==> inputs of job 4040 <==
==> flow/design.v <==
module HW3_FPMUL_754SP(Clk, Rst, St, FPmplier, FPmcand, Done, Ovf, Unf, FPproduct);
	input Clk, Rst, St;
	input [31:0] FPmplier, FPmcand;
	output reg [31:0] FPproduct;
	output reg Ovf, Unf, Done;
	wire [47:0] mult_out;
	wire [8:0] expo_out;		 
	reg [22:0] F;
	reg [8:0] E, E_biased;
	reg S;
	reg [1:0] state;
	assign mult_out = ({1'b1, FPmplier[22:0]}) * ({1'b1, FPmcand[22:0]});
	assign expo_out = (FPmplier[30:23] - 8'd127) + (FPmcand[30:23] - 8'd127);
	always @ (posedge Clk)	begin
		Done <= 1'b0;
		Ovf <= 1'b0;
		Unf <= 1'b0;
		if(Rst == 1'b1) begin
			state <= 2'b00;
		end
		else
		case(state)
			0: begin
				if(St == 1'b0)
					state <= 2'b00;
				else
					state <= 2'b01;
			end
			1: begin
				state <= 2'b10;
				S <= FPmplier[31] ^ FPmcand[31];
				if(FPmplier == 32'b0 || FPmcand == 32'b0) begin
					E <= 9'b0;
					E_biased <= 9'b0;
					F <= mult_out[45:23];
				end
				else if(mult_out[47] == 1'b1) begin
					E <= expo_out + 9'b1;
					E_biased <= expo_out + 9'd128;
					F <= mult_out[46:24];
				end
				else begin
					E <= expo_out;
					E_biased <= expo_out + 9'd127;
					F <= mult_out[45:23];
				end
			end
			2: begin
				state <= 2'b0;
				Done <= 1'b1;
				if(E_biased > 8'b11111110)
					Ovf <= 1'b1;
				if(E_biased < 8'b00000001)
					Unf <= 1'b1;
				FPproduct <= {S, E_biased[7:0], F};
			end
			default: begin
				if(St == 1'b0)
					state <= 2'b00;
				else
					state <= 2'b01;
			end
		endcase
	end
endmodule
==> flow/run.sh <==
#!/bin/bash
# the make line also repeats each setting of config.mk as NAME=value (left out here)
make -C /OpenROAD-flow-scripts/flow DESIGN_CONFIG=/design/flow/config.mk WORK_HOME=/design/flow/orfs CLKGATE_MAP_FILE= finish
==> flow/config.mk <==
export PLATFORM = sky130hd
export DESIGN_NAME = HW3_FPMUL_754SP
export DESIGN_NICKNAME = HW3_FPMUL_754SP
export VERILOG_FILES = /design/flow/design.v
export SDC_FILE = /design/flow/constraint.sdc
export NUM_CORES = 4
export LEC_CHECK = 0
export CAP_MARGIN = 20
export CORE_MARGIN = 2
export CORE_UTILIZATION = 65
export SETUP_SLACK_MARGIN = -0.74
export SLEW_MARGIN = 20
export TNS_END_PERCENT = 5
==> flow/constraint.sdc <==
create_clock -name core_clock -period 8.5 [get_ports {Clk}]
set_input_delay 1.7000 -clock core_clock [delete_from_list [all_inputs] [get_ports {Clk}]]
set_output_delay 1.7000 -clock core_clock [all_outputs]
set_load 0.01 [all_outputs]
==> inputs of job 4070, as changes to job 4040 <==
==> flow/config.mk (replaced) <==
export PLATFORM = sky130hd
export DESIGN_NAME = HW3_FPMUL_754SP
export DESIGN_NICKNAME = HW3_FPMUL_754SP
export VERILOG_FILES = /design/flow/design.v
export SDC_FILE = /design/flow/constraint.sdc
export NUM_CORES = 4
export LEC_CHECK = 0
export ABC_AREA = 1
export CAP_MARGIN = 20
export CORE_MARGIN = 2
export CORE_UTILIZATION = 40
export CTS_CLUSTER_DIAMETER = 170
export SLEW_MARGIN = 20
==> flow/constraint.sdc (replaced) <==
create_clock -name core_clock -period 8.6 [get_ports {Clk}]
set_input_delay 1.7200 -clock core_clock [delete_from_list [all_inputs] [get_ports {Clk}]]
set_output_delay 1.7200 -clock core_clock [all_outputs]
set_load 0.01 [all_outputs]
==> inputs of job 5248, as changes to job 4040 <==
--- a/flow/config.mk
+++ b/flow/config.mk
@@ -6,8 +6,11 @@
 export NUM_CORES = 4
 export LEC_CHECK = 0
 export CAP_MARGIN = 20
+export CORE_ASPECT_RATIO = 0.88
 export CORE_MARGIN = 2
-export CORE_UTILIZATION = 65
-export SETUP_SLACK_MARGIN = -0.74
+export CORE_UTILIZATION = 40
+export CTS_CLUSTER_DIAMETER = 292
+export CTS_CLUSTER_SIZE = 47
+export PLACE_DENSITY_LB_ADDON = 0.0
+export SETUP_SLACK_MARGIN = -0.31
 export SLEW_MARGIN = 20
-export TNS_END_PERCENT = 5
==> flow/constraint.sdc (replaced) <==
create_clock -name core_clock -period 8.6 [get_ports {Clk}]
set_input_delay 1.7200 -clock core_clock [delete_from_list [all_inputs] [get_ports {Clk}]]
set_output_delay 1.7200 -clock core_clock [all_outputs]
set_load 0.01 [all_outputs]
==> notes <==
Job 5248 ran to the end with violations: negative setup slack. Job 4070 ran to the end with no violations. Job 4040 completed and failed the layout checks on negative setup slack. Against job 4040, the sequential share of layout area of job 4070 is lower by 0.16 points. First-iteration DRC count, highest first: job 4040, job 4070, job 5248. In sequential cell count, job 5248 and job 4040 do not differ. The lowest wire length belongs to job 4070, the highest to job 5248. In job 4070 the synthesized cell count is higher than in job 5248, by about 30%. Global-route usage, lowest first: job 4070, job 5248, job 4040. The lowest register-to-register slack belongs to job 4040, the highest to job 4070. In count of clock-buffer cells in the layout, job 5248 and job 4040 do not differ.

==> run a <==
// HW3_FPMUL_754SP: RTL as listed in full above, without the edits since
clock: 12.4 ns
lec_check: 0
abc_area: 0
cap_margin: 0
cell_pad_in_sites_detail_placement: 0
core_aspect_ratio: 0.5
core_margin: 7
core_utilization: 69
cts_cluster_diameter: 201
cts_cluster_size: 98
max_routing_layer: met5
place_density_lb_addon: 0.07
setup_slack_margin: -1.12
slew_margin: 15
tns_end_percent: 20
run.sh (not shown) runs the stock make flow with config.mk's settings and CLKGATE_MAP_FILE=.
==> inputs of run b, as changes to run a <==
==> flow/config.mk (replaced) <==
export PLATFORM = sky130hd
export DESIGN_NAME = HW3_FPMUL_754SP
export DESIGN_NICKNAME = HW3_FPMUL_754SP
export VERILOG_FILES = /design/flow/design.v
export SDC_FILE = /design/flow/constraint.sdc
export NUM_CORES = 4
export LEC_CHECK = 0
export CAP_MARGIN = 20
export CORE_MARGIN = 2
export CORE_UTILIZATION = 40
export SLEW_MARGIN = 20
==> flow/constraint.sdc (replaced) <==
create_clock -name core_clock -period 8.6 [get_ports {Clk}]
set_input_delay 1.7200 -clock core_clock [delete_from_list [all_inputs] [get_ports {Clk}]]
set_output_delay 1.7200 -clock core_clock [all_outputs]
set_load 0.01 [all_outputs]
==> inputs of run c, as changes to run a <==
==> flow/config.mk (replaced) <==
export PLATFORM = sky130hd
export DESIGN_NAME = HW3_FPMUL_754SP
export DESIGN_NICKNAME = HW3_FPMUL_754SP
export VERILOG_FILES = /design/flow/design.v
export SDC_FILE = /design/flow/constraint.sdc
export NUM_CORES = 4
export LEC_CHECK = 0
export ABC_AREA = 0
export CAP_MARGIN = 0
export CELL_PAD_IN_SITES_DETAIL_PLACEMENT = 0
export CORE_MARGIN = 2
export CORE_UTILIZATION = 70
export CTS_CLUSTER_DIAMETER = 321
export CTS_CLUSTER_SIZE = 58
export HOLD_SLACK_MARGIN = -0.09
export MAX_ROUTING_LAYER = met5
export SETUP_SLACK_MARGIN = 1.46
export SLEW_MARGIN = 15
export TNS_END_PERCENT = 5
==> flow/constraint.sdc (replaced) <==
create_clock -name core_clock -period 5.62 [get_ports {Clk}]
set_input_delay 1.1240 -clock core_clock [delete_from_list [all_inputs] [get_ports {Clk}]]
set_output_delay 1.1240 -clock core_clock [all_outputs]
set_load 0.01 [all_outputs]
==> inputs of run d, as changes to run a <==
==> flow/config.mk (replaced) <==
export PLATFORM = sky130hd
export DESIGN_NAME = HW3_FPMUL_754SP
export DESIGN_NICKNAME = HW3_FPMUL_754SP
export VERILOG_FILES = /design/flow/design.v
export SDC_FILE = /design/flow/constraint.sdc
export NUM_CORES = 4
export LEC_CHECK = 0
export ABC_AREA = 0
export CAP_MARGIN = 0
export CELL_PAD_IN_SITES_DETAIL_PLACEMENT = 2
export CELL_PAD_IN_SITES_GLOBAL_PLACEMENT = 2
export CORE_ASPECT_RATIO = 1.01
export CORE_MARGIN = 2
export CORE_UTILIZATION = 53
export CTS_CLUSTER_DIAMETER = 285
export CTS_CLUSTER_SIZE = 21
export GPL_ROUTABILITY_DRIVEN = 1
export GPL_TIMING_DRIVEN = 0
export MAX_ROUTING_LAYER = met4
export MIN_ROUTING_LAYER = met2
export PLACE_DENSITY_LB_ADDON = 0.09
export SETUP_SLACK_MARGIN = 1.77
export SLEW_MARGIN = 0
export TNS_END_PERCENT = 20
==> CHANGELOG.md <==
## Flow update

- Outcome: finished clean
- Max-cap viol count: 0
- Max Clock Freq: 0.0905 GHz
- Setup_tns: 0 ns
- Max FO, Critical Path: 25
the above is filed under run a

==> CHANGELOG.md <==
## Flow update

- Max FO, Critical Path: 14
- GR Util met1: 33.1%
- Max Clock Freq: 0.119 GHz
- Placed inst area: 25700 um^2
- Setup_tns: 0 ns
- Unique cell type count in the Yosys netlist: 66
- Flop share of the area: 7.58%
- Max-cap viol count: 0
- Outcome: finished clean
- Clock buf count: 12
the above is filed under run b

==> CHANGELOG.md <==
### Changed

- Outcome: stopped before the end
- Placed Cells: 3054
- XORs/XNORs by Area: 1.55%
- Core box area: 30600 um^2
- Syn Area/Cell: 9.24 um^2
- Err: [ERROR GRT-0232] Routing congestion too high. Check the congestion heatmap in the GUI.
- Halt Stage: global routing (5_1_grt)
the above is filed under run c

==> CHANGELOG.md <==
### Changed

- Cell Area, Synth: 21800 um^2
- Unique cell type count in the Yosys netlist: roughly 66
- Halt Stage: detailed placement (3_5_place_dp)
- Mapped Cells: about 2400
- Outcome: stopped before the end
- Err: [ERROR DPL-0033] detailed placement checks failed during check placement.
the above is filed under run d

